== JK ==
==> flow/design.v <==
`timescale 1ns/10ps
module  SOBEL(clk,reset,busy,ready,iaddr,idata,cdata_rd,cdata_wr,caddr_rd,caddr_wr,cwr,crd,csel	);
	input clk,reset;
	input ready;
	input [7:0] idata;
	input [7:0] cdata_rd;
	output reg busy;
	output reg [16:0] iaddr;
	output reg [7:0] cdata_wr;
	output [15:0] caddr_rd;
	output reg [15:0] caddr_wr;
	output reg cwr;
	output crd;
	output reg [1:0] csel;
	assign caddr_rd = 16'd0;
	assign crd = 1'b0;
	localparam IDLE = 2'd0, READ = 2'd1, WRITE = 2'd2, DONE = 2'd3;
	reg [1:0] state;
	reg [3:0] count;
	reg [16:0] count_iaddr;    
	reg [16:0] w_count;        
	reg [71:0] pixel_value;    
	reg [7:0] sobel_x;
	wire [71:0] win = {idata, pixel_value[63:0]};
	wire [7:0] p0 = win[7:0],   p1 = win[15:8],  p2 = win[23:16];
	wire [7:0] p3 = win[31:24], p5 = win[47:40];
	wire [7:0] p6 = win[55:48], p7 = win[63:56], p8 = win[71:64];
	wire signed [11:0] gx = $signed({4'b0, p0}) + $signed({3'b0, p3, 1'b0}) + $signed({4'b0, p6})
	                      - $signed({3'b0, p5, 1'b0}) - $signed({4'b0, p2}) - $signed({4'b0, p8});
	wire signed [11:0] gy_r = $signed({4'b0, pixel_value[7:0]}) + $signed({3'b0, pixel_value[15:8], 1'b0}) + $signed({4'b0, pixel_value[23:16]})
	                        - $signed({3'b0, pixel_value[63:56], 1'b0}) - $signed({4'b0, pixel_value[55:48]}) - $signed({4'b0, pixel_value[71:64]});
	function [7:0] clamp(input signed [11:0] v);
		if (v > 255) clamp = 8'd255;
		else if (v < 0) clamp = 8'd0;
		else clamp = v[7:0];
	endfunction
	wire [8:0] temp_combine = sobel_x + cdata_wr + 9'd1;
	always @(posedge clk)
	begin
		if (reset) begin
			state <= IDLE;
			busy <= 1'b0;
			cwr <= 1'b0;
			csel <= 2'b00;
			count <= 4'd0;
			iaddr <= 17'd0;
			count_iaddr <= 17'd0;
			w_count <= 17'd0;
			caddr_wr <= 16'd0;
			cdata_wr <= 8'd0;
		end
		else begin
			case (state)
			IDLE: begin
				if (ready) begin
					busy <= 1'b1;
					state <= READ;
					count <= 4'd0;
					count_iaddr <= 17'd0;
					iaddr <= 17'd0;
					w_count <= 17'd0;
				end
			end
			READ: begin
				pixel_value[count*8 +: 8] <= idata;
				if (count == 4'd8) begin
					cwr <= 1'b1;
					csel <= 2'b01;
					cdata_wr <= clamp(gx);
					sobel_x <= clamp(gx);
					caddr_wr <= w_count[15:0];
					state <= WRITE;
				end
				else begin
					if (count == 4'd2 || count == 4'd5)
						iaddr <= iaddr + 17'd256;
					else
						iaddr <= iaddr + 17'd1;
					count <= count + 4'd1;
				end
			end
			WRITE: begin
				if (csel == 2'b01) begin
					csel <= 2'b10;
					cdata_wr <= clamp(gy_r);
				end
				else if (csel == 2'b10) begin
					csel <= 2'b11;
					cdata_wr <= temp_combine[8:1];
				end
				else begin
					cwr <= 1'b0;
					csel <= 2'b00;
					count <= 4'd0;
					w_count <= w_count + 17'd1;
					if (w_count == 17'd65535) begin
						busy <= 1'b0;
						state <= DONE;
					end
					else begin
						state <= READ;
						if (count_iaddr % 258 == 255) begin
							count_iaddr <= count_iaddr + 17'd3;
							iaddr <= count_iaddr + 17'd3;
						end
						else begin
							count_iaddr <= count_iaddr + 17'd1;
							iaddr <= count_iaddr + 17'd1;
						end
					end
				end
			end
			default: ;
			endcase
		end
	end
endmodule
clock: 10.1 ns
lec_check: 0
cap_margin: 20
core_margin: 2
core_utilization: 72
cts_cluster_diameter: 25
cts_cluster_size: 37
max_routing_layer: met4
setup_slack_margin: 1.51
slew_margin: 20
run.sh (not shown) runs the stock make flow with config.mk's settings and CLKGATE_MAP_FILE=.
For MS, these inputs were changed with respect to JK:
- a deleted MAX_ROUTING_LAYER that had been met4
- a deleted CTS_CLUSTER_DIAMETER that had been 25
- a change of CAP_MARGIN from 20 to 0
- a deleted SETUP_SLACK_MARGIN that had been 1.51
- a deleted CTS_CLUSTER_SIZE that had been 37
- a change of the clock period (ns, I/O delays scaled along) from 10.1 to 7.95
Findings:
What JK reported for HPWL reported at the end of detailed placement has to be multiplied by 1.15 to get the figure for MS.
Post-place setup slack was lower in MS than in JK.
Number of buffers added for setup after CTS is higher on JK
From JK to MS, area of the synthesized netlist per yosys stat did not move at all.
As far as simple logic cell fraction of the synthesized area goes, JK and MS are indistinguishable; the numbers are identical.
Placed instance area, MS vs JK: up by more than 10%
Per the comparison of MS with JK, number of placed instances, taps included higher, final estimated routing congestion in global placement lower.
As far as port buffer count goes, JK and MS are indistinguishable; the numbers are identical.
Tool error GRT-0232 stopped MS during 5_1_grt; no final results.
Relative to MS, the following input files were edited for AL:
- CORE_UTILIZATION now 40, was 72
- CAP_MARGIN now 20, was 0
- the clock period (ns, I/O delays scaled along) now 9.6, was 7.95
==> comparison <==
Comparing MS and AL, the one run not ending clean was MS.
For MS, the flow was terminated by a tool error in 5_1_grt and produced no final design.
Looking only at chip area, and setting everything else aside, the lower value of MS and AL goes to MS.
Number of clock sinks seen by CTS came out exactly the same in MS and AL.
Sort MS and AL by post-CTS repair timing setup buffer count desc -> top: MS
Placement-stage worst setup slack for AL is higher than for MS.
Per the comparison of AL with MS, row count increased by 36% relative to the old numbers, horizontal die size increased by 33% relative to the old numbers.
Relative to MS, the vertical die size of AL is higher by 45 µm.
Of MS and AL, MS shows the higher share of the core filled by cells before placement, with AL below it.
Of MS and AL, MS shows the higher post-detailed-placement half-perimeter wirelength, with AL below it.
Comparing AL against MS, there is no change at all in maximum buffer depth of the clock tree.
Post-cts gate resize count was lower in the run labelled AL.
The following lists how TR was set up differently from AL:
- CTS_CLUSTER_SIZE newly set to 100
- CORE_UTILIZATION changed from 40 to 59
- CORE_MARGIN changed from 2 to 6
- TNS_END_PERCENT newly set to 15
- CORE_ASPECT_RATIO newly set to 1.4
- CTS_CLUSTER_DIAMETER newly set to 308
--- outcome ---
- AL → TR: count of plain and timing-repair buffers grew by 4, final worst-path setup slack increased by 110 ps relative to the old numbers.

========
RTL: the design.v shown in full above, as it stands there.
make LEC_CHECK=0 ABC_AREA=1 CAP_MARGIN=0 CORE_ASPECT_RATIO=1.02 CORE_MARGIN=2 CORE_UTILIZATION=72 CTS_CLUSTER_DIAMETER=136 CTS_CLUSTER_SIZE=46 GPL_ROUTABILITY_DRIVEN=1 HOLD_SLACK_MARGIN=0.29 PLACE_DENSITY=0.65 SETUP_SLACK_MARGIN=-0.05 SLEW_MARGIN=20 finish   # period 8.58 ns
The starting point completed, yet does not pass: setup timing.
Next try:
- ABC_AREA: 1 -> default
- CAP_MARGIN: 0 -> 20
- CORE_ASPECT_RATIO: 1.02 -> default
- CTS_CLUSTER_DIAMETER: 136 -> default
- CTS_CLUSTER_SIZE: 46 -> default
- GPL_ROUTABILITY_DRIVEN: 1 -> default
- HOLD_SLACK_MARGIN: 0.29 -> default
- PLACE_DENSITY: 0.65 -> 0.75
- SETUP_SLACK_MARGIN: -0.05 -> default
- clock period: 8.58 -> 8.76 ns (I/O delays scaled with it)
Effect:
- The new run finished but failed the layout checks on setup timing
- register-to-register slack degrades by 1.1 ns
- clock-buffer cell count is lower by 3
- setup slack degrades by 1.1 ns
- global-route usage is higher by 12 points
- area after synthesis is lower by about 4.6%
- first-iteration DRC count is higher to 2.9 times its value
- routed wire length is higher by 33%
- fmax is lower by 13%
- final area is lower by 2.2%
Next try:
- PLACE_DENSITY: 0.75 -> 0.95
- TNS_END_PERCENT: default -> 5
- clock period: 8.76 -> 7.95 ns (I/O delays scaled with it)
What happened: The changed run failed in global routing (5_1_grt); die area does not change; synthesized cell count is unchanged; synthesized area does not change.
Next try:
- PLACE_DENSITY: 0.95 -> default
- SETUP_SLACK_MARGIN: default -> -0.56
- TNS_END_PERCENT: 5 -> default
- clock period: 7.95 -> 8.39 ns (I/O delays scaled with it)
The new run reached the layout checks and failed them: setup timing.
Synthesized area stays the same.
Synthesized cell count is unchanged.
Die size is unchanged.
Next try:
- ABC_AREA: default -> 1
- CTS_CLUSTER_DIAMETER: default -> 231
- PLACE_DENSITY_LB_ADDON: default -> 0.19
The changed run reached the layout checks and failed them: setup timing.
Non-clock buffer count went down by 33.
Final cell count climbs by about 18%.
Setup slack improved by 0.83 ns.
Critical path depth increases by 34.
Design area increases by 0.67%.

========
Starts from the design.v that is shown in full above.
Settings: LEC_CHECK=0, ABC_AREA=1, CAP_MARGIN=0, CORE_ASPECT_RATIO=1.02, CORE_MARGIN=2, CORE_UTILIZATION=72, CTS_CLUSTER_DIAMETER=222, CTS_CLUSTER_SIZE=46, GPL_ROUTABILITY_DRIVEN=1, PLACE_DENSITY=0.65, SETUP_SLACK_MARGIN=-0.05, SLEW_MARGIN=20; clock period 8.58 ns.
The first run produced a layout that fails on setup timing.
Change:
--- a/flow/config.mk
+++ b/flow/config.mk
@@ -16,3 +16,3 @@
 export PLACE_DENSITY = 0.65
-export SETUP_SLACK_MARGIN = -0.05
+export SETUP_SLACK_MARGIN = 1.35
 export SLEW_MARGIN = 20
==> flow/constraint.sdc (replaced) <==
create_clock -name core_clock -period 5.17 [get_ports {clk}]
set_input_delay 1.0340 -clock core_clock [delete_from_list [all_inputs] [get_ports {clk}]]
set_output_delay 1.0340 -clock core_clock [all_outputs]
set_load 0.01 [all_outputs]
=> Now the flow failed in 5_1_grt with GRT-0116; die area stays the same; area after synthesis is unchanged; synthesized cell count is unchanged.
Change:
--- a/flow/config.mk
+++ b/flow/config.mk
@@ -12,3 +12,3 @@
 export CORE_UTILIZATION = 72
-export CTS_CLUSTER_DIAMETER = 222
+export CTS_CLUSTER_DIAMETER = 82
 export CTS_CLUSTER_SIZE = 46
@@ -16,3 +16,3 @@
 export PLACE_DENSITY = 0.65
-export SETUP_SLACK_MARGIN = 1.35
+export SETUP_SLACK_MARGIN = -0.05
 export SLEW_MARGIN = 20
==> flow/constraint.sdc (replaced) <==
create_clock -name core_clock -period 8.58 [get_ports {clk}]
set_input_delay 1.7160 -clock core_clock [delete_from_list [all_inputs] [get_ports {clk}]]
set_output_delay 1.7160 -clock core_clock [all_outputs]
set_load 0.01 [all_outputs]
Outcome: The changed run finished but failed the layout checks on setup timing; synthesized area stays the same; die size does not change; synthesized cell count is unchanged.
Change:
==> flow/config.mk (replaced) <==
export PLATFORM = sky130hd
export DESIGN_NAME = SOBEL
export DESIGN_NICKNAME = SOBEL
export VERILOG_FILES = /design/flow/design.v
export SDC_FILE = /design/flow/constraint.sdc
export NUM_CORES = 4
export LEC_CHECK = 0
export ABC_AREA = 0
export CAP_MARGIN = 0
export CORE_ASPECT_RATIO = 0.68
export CORE_MARGIN = 2
export CORE_UTILIZATION = 47
export CTS_CLUSTER_SIZE = 46
export GPL_ROUTABILITY_DRIVEN = 1
export SETUP_SLACK_MARGIN = 0.47
export SLEW_MARGIN = 20
==> flow/constraint.sdc (replaced) <==
create_clock -name core_clock -period 11.1 [get_ports {clk}]
set_input_delay 2.2200 -clock core_clock [delete_from_list [all_inputs] [get_ports {clk}]]
set_output_delay 2.2200 -clock core_clock [all_outputs]
set_load 0.01 [all_outputs]
Outcome:
- With this change the flow completed with no timing, DRC or antenna violations
- final area came out lower by 12%
- area after synthesis goes down by 4.6%
- worst setup slack is better by 1.4 ns
- global-route usage goes down by 12 points
- count of clock-buffer cells in the layout drops by 2
- sequential share of layout area came out higher by 3.4 points
- maximum frequency went down by 11%
- clock skew came out higher by 0.0075 ns
- sequential cell count is unchanged
Change:
==> flow/config.mk (replaced) <==
export PLATFORM = sky130hd
export DESIGN_NAME = SOBEL
export DESIGN_NICKNAME = SOBEL
export VERILOG_FILES = /design/flow/design.v
export SDC_FILE = /design/flow/constraint.sdc
export NUM_CORES = 4
export LEC_CHECK = 0
export CAP_MARGIN = 20
export CORE_MARGIN = 2
export CORE_UTILIZATION = 59
export SLEW_MARGIN = 20
==> flow/constraint.sdc (replaced) <==
create_clock -name core_clock -period 5.18 [get_ports {clk}]
set_input_delay 1.0360 -clock core_clock [delete_from_list [all_inputs] [get_ports {clk}]]
set_output_delay 1.0360 -clock core_clock [all_outputs]
set_load 0.01 [all_outputs]
With this change the flow finished with setup timing left.
Flip-flop count does not change.
Non-clock buffer count went up by 247.
Clock skew came out lower by 0.0038 ns.
Via count climbs by roughly a tenth.
Change:
--- a/flow/config.mk
+++ b/flow/config.mk
@@ -9,3 +9,3 @@
 export CORE_MARGIN = 2
-export CORE_UTILIZATION = 59
+export CORE_UTILIZATION = 66
 export SLEW_MARGIN = 20
==> flow/constraint.sdc (replaced) <==
create_clock -name core_clock -period 7.95 [get_ports {clk}]
set_input_delay 1.5900 -clock core_clock [delete_from_list [all_inputs] [get_ports {clk}]]
set_output_delay 1.5900 -clock core_clock [all_outputs]
set_load 0.01 [all_outputs]
=> The new run ran to the end with violations: setup timing; cell area falls by 4.1%; non-clock buffer count falls by 49; utilization rises by 6.1 points; first-iteration DRC count rises by 20%; setup slack improves by 2.6 ns; die size falls by 10%.
